== red ==
==> flow/design.v (excerpt) <==
module FM_demodulator
          (
           clk,
           reset,
           clk_enable,
           inp_I,
           inp_Q,
           out_fm
          );
  input   clk;
  input   reset;
  input   clk_enable;
  input   signed [38:0] inp_I;   
  input   signed [38:0] inp_Q;   
  output  [12:0] out_fm;   
  wire enb;
  reg signed [38:0] Delay1_out1;   
  reg signed [38:0] Delay2_out1;   
  reg signed [38:0] Delay4_out1;   
  wire signed [31:0] Sum4_sub_cast;   
  wire signed [31:0] Sum4_sub_cast_1;   
  wire signed [31:0] Sum4_sub_temp;   
  wire signed [29:0] Sum4_out1;   
  wire signed [68:0] Product_mul_temp;   
  wire signed [32:0] Product_out1;   
  reg signed [38:0] Delay3_out1;   
  wire signed [30:0] Sum3_sub_cast;   
  wire signed [30:0] Sum3_sub_cast_1;   
  wire signed [30:0] Sum3_sub_temp;   
  wire signed [28:0] Sum3_out1;   
  wire signed [67:0] Product2_mul_temp;   
  wire signed [32:0] Product2_out1;   
  wire signed [31:0] Sum5_sub_cast;   
  wire signed [31:0] Sum5_sub_cast_1;   
  wire signed [31:0] Sum5_sub_temp;   
  wire [12:0] OUTPUT_rsvd;   
  reg [12:0] OUTPUT_rsvdreg;
  assign enb = clk_enable;
  always @(posedge clk or posedge reset)
    begin : Delay1_process
      if (reset == 1'b1) begin
        Delay1_out1 <= 39'sh0000000000;
      end
      else begin
        if (enb) begin
          Delay1_out1 <= inp_I;
        end
      end
    end
  always @(posedge clk or posedge reset)
    begin : Delay2_process
      if (reset == 1'b1) begin
        Delay2_out1 <= 39'sh0000000000;
      end
      else begin
        if (enb) begin
          Delay2_out1 <= inp_Q;
        end
      end
    end
  always @(posedge clk or posedge reset)
    begin : Delay4_process
      if (reset == 1'b1) begin
        Delay4_out1 <= 39'sh0000000000;
      end
      else begin
        if (enb) begin
          Delay4_out1 <= Delay2_out1;
        end
      end
    end
  assign Sum4_sub_cast = inp_Q[38:7];
  assign Sum4_sub_cast_1 = Delay4_out1[38:7];
  assign Sum4_sub_temp = Sum4_sub_cast - Sum4_sub_cast_1;
  assign Sum4_out1 = Sum4_sub_temp[29:0];
  assign Product_mul_temp = Delay1_out1 * Sum4_out1;
  assign Product_out1 = Product_mul_temp[66:34];
  always @(posedge clk or posedge reset)
  ...
For scale: ~150 flip-flops, about 94 I/O pins.
clock: 12.9 ns
lec_check: 0
cap_margin: 20
cell_pad_in_sites_detail_placement: 0
core_aspect_ratio: 0.74
core_margin: 2
core_utilization: 63
cts_cluster_diameter: 151
cts_cluster_size: 100
gpl_timing_driven: 1
max_routing_layer: met4
setup_slack_margin: 3.73
slew_margin: 10
tns_end_percent: 20
run.sh (not shown) runs the stock make flow with config.mk's settings and CLKGATE_MAP_FILE=.
The flow for red finished, though final verification flagged setup timing.
[inputs] blue vs red
# red
export LEC_CHECK = 0
export CAP_MARGIN = 20
export CELL_PAD_IN_SITES_DETAIL_PLACEMENT = 0
export CORE_ASPECT_RATIO = 0.74
export CORE_MARGIN = 2
export CORE_UTILIZATION = 63
export CTS_CLUSTER_DIAMETER = 151
export CTS_CLUSTER_SIZE = 100
export GPL_TIMING_DRIVEN = 1
export MAX_ROUTING_LAYER = met4
export SETUP_SLACK_MARGIN = 3.73
export SLEW_MARGIN = 10
export TNS_END_PERCENT = 20
create_clock -name core_clock -period 12.9 [get_ports {clk}]
# blue
export LEC_CHECK = 0
export CAP_MARGIN = 15
export CORE_MARGIN = 2
export CORE_UTILIZATION = 72
export CTS_CLUSTER_DIAMETER = 215
export CTS_CLUSTER_SIZE = 34
export SLEW_MARGIN = 20
create_clock -name core_clock -period 12.9 [get_ports {clk}]
--- outcome ---
[blue] flow finished | final checks: failed | reasons: setup timing
Lower global router's overall resource usage among red and blue: red
From red to blue the numbers moved as follows: clock-cell share of area roughly the same, post-CTS setup repair buffer count shows an increase of 23, number of logic stages on the critical path including buffering climbed about 2%, final area roughly the same.
Summary: highest attainable clock frequency, blue better than red
The inputs of green differ from those of blue as listed below.
# blue
export LEC_CHECK = 0
export CAP_MARGIN = 15
export CORE_MARGIN = 2
export CORE_UTILIZATION = 72
export CTS_CLUSTER_DIAMETER = 215
export CTS_CLUSTER_SIZE = 34
export SLEW_MARGIN = 20
create_clock -name core_clock -period 12.9 [get_ports {clk}]
# green
export LEC_CHECK = 0
export CAP_MARGIN = 15
export CORE_MARGIN = 2
export CORE_UTILIZATION = 72
export CTS_CLUSTER_DIAMETER = 215
export CTS_CLUSTER_SIZE = 34
export SETUP_SLACK_MARGIN = -0.54
export SLEW_MARGIN = 20
create_clock -name core_clock -period 12.7 [get_ports {clk}]
- Although it ran to completion, green produced a layout that fails the final checks because of setup timing.
- Lower share of the clock period used by the worst path goes to blue over green.
- For proportion of cell area occupied by registers, blue and green come out practically identical.
- Comparing blue against green, there is no change at all in fraction of the yosys area taken by sequential cells.
- green does worse than blue on register-to-register slack.
- Compared blue against green; global-route usage within noise.
- As far as cell count is concerned, green and blue perform about the same.
- When green is set beside blue, its routing usage on met2 turns out to be 0.24 points larger.
- As far as chip area is concerned, blue and green perform about the same.
Input-level comparison between orange and green:
# green
export LEC_CHECK = 0
export CAP_MARGIN = 15
export CORE_MARGIN = 2
export CORE_UTILIZATION = 72
export CTS_CLUSTER_DIAMETER = 215
export CTS_CLUSTER_SIZE = 34
export SETUP_SLACK_MARGIN = -0.54
export SLEW_MARGIN = 20
create_clock -name core_clock -period 12.7 [get_ports {clk}]
# orange
export LEC_CHECK = 0
export CAP_MARGIN = 20
export CORE_MARGIN = 2
export CORE_UTILIZATION = 63
export SLEW_MARGIN = 20
create_clock -name core_clock -period 24.5 [get_ports {clk}]
--- outcome ---
Having completed the whole flow, orange delivered a layout that passed the timing, DRC and antenna checks. Comparing total routed wirelength for orange and green, the smaller number came from green. Clock-buffer cell count: orange lower than green. Comparing the two runs side by side, orange comes out ahead of green on via count. When orange is set beside green, its depth of the worst register-to-register path turns out to be 5 smaller. Relative to green, worst path required time increased by 11810 ps in orange. On orange: die outline height is about 7% higher than what green gave. Taking green as the reference point, the routability-driven placement congestion ratio of orange falls by 6.7%.
